==> flow/design.v <==
`timescale 1ns / 1ps
module complex_multiplier#(parameter INPUT_DATA_WIDTH = 16)
    (
        input  wire                                    i_clk,
        input  wire                                    i_rst,
        input  wire signed [INPUT_DATA_WIDTH-1:0]      i_real_h,
        input  wire signed [INPUT_DATA_WIDTH-1:0]      i_imag_h,
        input  wire signed [INPUT_DATA_WIDTH-1:0]      i_real_y,
        input  wire signed [INPUT_DATA_WIDTH-1:0]      i_imag_y,
        output reg  signed [INPUT_DATA_WIDTH*2:0]      o_real,
        output reg  signed [INPUT_DATA_WIDTH*2:0]      o_imag
    );
    reg signed [INPUT_DATA_WIDTH*2-1:0] ac;
    reg signed [INPUT_DATA_WIDTH*2-1:0] ad;
    reg signed [INPUT_DATA_WIDTH*2-1:0] cb;
    reg signed [INPUT_DATA_WIDTH*2-1:0] bd;
    always@(posedge i_clk) begin
        if(i_rst)begin
            o_real <= 0;
            o_imag <= 0;
            ac     <= 0;
            ad     <= 0;
            cb     <= 0;
            bd     <= 0;
        end         
        else begin
            ac <= i_real_h * i_real_y;
            ad <= i_real_h * i_imag_y;
            cb <= i_real_y * i_imag_h;
            bd <= i_imag_h * i_imag_y;
            o_real <= ac - bd;
            o_imag <= ad + cb;
        end
    end
endmodule
Settings: LEC_CHECK=0, ABC_AREA=1, CAP_MARGIN=35, CELL_PAD_IN_SITES_GLOBAL_PLACEMENT=3, CORE_MARGIN=2, CORE_UTILIZATION=23, CTS_CLUSTER_SIZE=64, GPL_ROUTABILITY_DRIVEN=0, HOLD_SLACK_MARGIN=-0.06, MAX_ROUTING_LAYER=met4, PLACE_DENSITY_LB_ADDON=0.22, SLEW_MARGIN=20, TNS_END_PERCENT=45; clock period 6.29 ns.
run.sh (not shown) runs the stock make flow with config.mk's settings and CLKGATE_MAP_FILE=.
The baseline completed with no timing, DRC or antenna violations.
==> next run, changes <==
CAP_MARGIN = 20   (was 35)
CELL_PAD_IN_SITES_GLOBAL_PLACEMENT = not set   (was 3)
CORE_UTILIZATION = 57   (was 23)
CTS_CLUSTER_DIAMETER = 377   (was not set)
CTS_CLUSTER_SIZE = not set   (was 64)
GPL_ROUTABILITY_DRIVEN = not set   (was 0)
HOLD_SLACK_MARGIN = not set   (was -0.06)
MAX_ROUTING_LAYER = not set   (was met4)
PLACE_DENSITY_LB_ADDON = not set   (was 0.22)
TNS_END_PERCENT = not set   (was 45)
clock period = 5.13 ns   (was 6.29 ns; I/O delays follow)
The new run produced a layout that fails on setup timing.
Setup slack got worse by 0.82 ns.
Clock skew shrinks by 0.010 ns.
Die size went down by 59%.
Synthesized cell count does not change.
==> next run, changes <==
ABC_AREA = not set   (was 1)
CORE_UTILIZATION = 61   (was 57)
CTS_CLUSTER_DIAMETER = 336   (was 377)
CTS_CLUSTER_SIZE = 100   (was not set)
clock period = 10.0 ns   (was 5.13 ns; I/O delays follow)
Outcome:
- Now the flow finished clean
- clock skew rises by 0.015 ns
- utilization falls by 13 points
- final area falls by 31%
==> next run, changes <==
CORE_MARGIN = 10   (was 2)
CORE_UTILIZATION = 53   (was 61)
TNS_END_PERCENT = 5   (was not set)
Outcome:
- design area goes up by about 0.47%
- fmax goes up by 2.2%
- final cell count goes up by 2.2%
- sequential share of layout area stays flat
- global-route usage goes down by 5.1 points
- core utilization goes down by 8.9 points
==> next run, changes <==
CORE_MARGIN = 2   (was 10)
CORE_UTILIZATION = 65   (was 53)
CTS_CLUSTER_DIAMETER = not set   (was 336)
CTS_CLUSTER_SIZE = not set   (was 100)
MAX_ROUTING_LAYER = met4   (was not set)
TNS_END_PERCENT = not set   (was 5)
clock period = 6.89 ns   (was 10.0 ns; I/O delays follow)
Now the flow finished with setup timing left.
Worst setup slack loses 1.2 ns.
Routed wire length is higher by 10%.
Cell count is higher by 7.4%.
Via count is higher by 12%.
Clock skew barely changes.
Hold slack loses 0.023 ns.
Design area is higher by 16%.
Synthesized cell count does not change.
Die area is lower by 26%.
Global-route usage is higher by 13 points.
Area after synthesis does not change.
==> next run, changes <==
ABC_AREA = 1   (was not set)
CORE_UTILIZATION = 72   (was 65)
MAX_ROUTING_LAYER = not set   (was met4)
clock period = 10.9 ns   (was 6.89 ns; I/O delays follow)
=>
- This time the run passed the timing, DRC and antenna checks
- utilization drops by 5.6 points
- area after synthesis climbs by 11%
- worst setup slack gains 2.5 ns
- routed wire length climbs by 4.6%
- cell count climbs by 19%
- die size hardly moves

========
## lane 1
Starts from the design.v that is shown in full above.
Settings: LEC_CHECK=0, CAP_MARGIN=5, CORE_ASPECT_RATIO=1.35, CORE_MARGIN=2, CORE_UTILIZATION=72, CTS_CLUSTER_DIAMETER=363, CTS_CLUSTER_SIZE=97, PLACE_DENSITY=0.38, SETUP_SLACK_MARGIN=1.52, SLEW_MARGIN=20, TNS_END_PERCENT=10; clock period 5.13 ns.
5_1_grt: lane 1 exited with error
Input changes introduced in lane 2 (baseline for comparison: lane 1):
- swapping 5 for 20 in CAP_MARGIN
- clearing SETUP_SLACK_MARGIN, which used to be 1.52
- clearing CTS_CLUSTER_DIAMETER, which used to be 363
- swapping 72 for 40 in CORE_UTILIZATION
- clearing CTS_CLUSTER_SIZE, which used to be 97
- clearing TNS_END_PERCENT, which used to be 10
- clearing PLACE_DENSITY, which used to be 0.38
- clearing CORE_ASPECT_RATIO, which used to be 1.35
- swapping 5.13 for 10.0 in the clock period (ns, I/O delays scaled along)
- Looking across lane 2 and lane 1, the single run that reached the end with no open violations was lane 2.
- | total core area | lane 2 vs lane 1 | about 80% higher |
- Per the comparison of lane 2 with lane 1, count of cells resized by post-cts repair saw a decrease; die size rose by about 80%; post-synthesis instance total shows no meaningful change; post-DP HPWL climbed about 2%; post-synthesis net count about even.
- The post-synthesis mux area share on lane 2 is in line with that on lane 1.
- Width of the chip is higher on lane 2
- Changes observed in lane 2 relative to lane 1: worst setup slack after placement higher, row count grew by 15%.
- Lane 2 reports a higher placed instance count than lane 1 does.

========
## main
RTL: the design.v shown in full above, as it stands there.
Settings: LEC_CHECK=0, ABC_AREA=1, CAP_MARGIN=35, CELL_PAD_IN_SITES_GLOBAL_PLACEMENT=3, CORE_MARGIN=4, CORE_UTILIZATION=23, CTS_CLUSTER_SIZE=64, GPL_ROUTABILITY_DRIVEN=0, HOLD_SLACK_MARGIN=-0.06, MAX_ROUTING_LAYER=met4, PLACE_DENSITY_LB_ADDON=0.22, SETUP_SLACK_MARGIN=0.62, SLEW_MARGIN=20, TNS_END_PERCENT=45; clock period 6.29 ns.
diff inputs: main => the feature branch
# main
export LEC_CHECK = 0
export ABC_AREA = 1
export CAP_MARGIN = 35
export CELL_PAD_IN_SITES_GLOBAL_PLACEMENT = 3
export CORE_MARGIN = 4
export CORE_UTILIZATION = 23
export CTS_CLUSTER_SIZE = 64
export GPL_ROUTABILITY_DRIVEN = 0
export HOLD_SLACK_MARGIN = -0.06
export MAX_ROUTING_LAYER = met4
export PLACE_DENSITY_LB_ADDON = 0.22
export SETUP_SLACK_MARGIN = 0.62
export SLEW_MARGIN = 20
export TNS_END_PERCENT = 45
create_clock -name core_clock -period 6.29 [get_ports {i_clk}]
# the feature branch
export LEC_CHECK = 0
export CAP_MARGIN = 30
export CORE_MARGIN = 2
export CORE_UTILIZATION = 72
export MAX_ROUTING_LAYER = met4
export PLACE_DENSITY_LB_ADDON = 0.01
export SLEW_MARGIN = 20
create_clock -name core_clock -period 6.89 [get_ports {i_clk}]
Results
[flow] the feature branch | stages: complete | final checks: fail | reason: setup timing. Note that the final instance area recorded for the feature branch amounts to 0.833 times the value seen in main. Final core utilization: the feature branch > main. Area share of and-or/or-and cells after synthesis was lower in main than in the feature branch. Final HPWL from detailed placement (higher): main. The number of optimization iterations in the first detailed-route pass number comes out lower for main vs the feature branch. Layout filler cell count: the feature branch vs main down 89%. The feature branch against main: net count entering floorplan fell 2087; number of cells in Yosys stat now sits lower.

========
// complex_multiplier: RTL as listed in full above, without the edits since
export LEC_CHECK = 0
export ABC_AREA = 1
export CAP_MARGIN = 20
export CORE_MARGIN = 2
export CORE_UTILIZATION = 72
export CTS_CLUSTER_DIAMETER = 283
export CTS_CLUSTER_SIZE = 96
export PLACE_DENSITY = 0.42
export SETUP_SLACK_MARGIN = 0.28
export SLEW_MARGIN = 20
export TNS_END_PERCENT = 15
create_clock -name core_clock -period 5.51 [get_ports {i_clk}]
The starting point died in global routing (5_1_grt).
Rerun with:
Settings changed: ABC_AREA 1 to default, CORE_UTILIZATION 72 to 42, CTS_CLUSTER_DIAMETER 283 to default, CTS_CLUSTER_SIZE 96 to default, PLACE_DENSITY 0.42 to default, SETUP_SLACK_MARGIN 0.28 to default, TNS_END_PERCENT 15 to default.
Clock period 5.51 ns to 9.0 ns, I/O delays scaled along.
What happened:
- This time the run finished clean
- synthesized cell count is lower by 29%
- die size is higher by 54%
- area after synthesis is lower by 9.9%
Rerun with:
Settings changed: CORE_UTILIZATION 42 to 40, MAX_ROUTING_LAYER from default to met4, PLACE_DENSITY_LB_ADDON from default to 0.12.
Clock period 9.0 ns to 10.0 ns, I/O delays scaled along.
=> The changed run ran to the end with no violations. Cell count is about the same. Design area came out lower slightly.
Rerun with:
Settings changed: CAP_MARGIN 20 to 40, CORE_UTILIZATION 40 to 72, PLACE_DENSITY from default to 0.7, PLACE_DENSITY_LB_ADDON 0.12 to default.
Clock period 10.0 ns to 6.88 ns, I/O delays scaled along.
After rerunning: Now the flow finished but fails on setup timing; worst hold slack got worse by 0.010 ns; sequential cell count stays the same; area after synthesis is unchanged; routed wire length rose by 29%.
Rerun with:
Settings changed: PLACE_DENSITY 0.7 to default, PLACE_DENSITY_LB_ADDON from default to 0.01, SETUP_SLACK_MARGIN from default to 1.74.
After rerunning: The new run failed in global routing (5_1_grt); area after synthesis stays the same; die area is unchanged; synthesized cell count does not change.
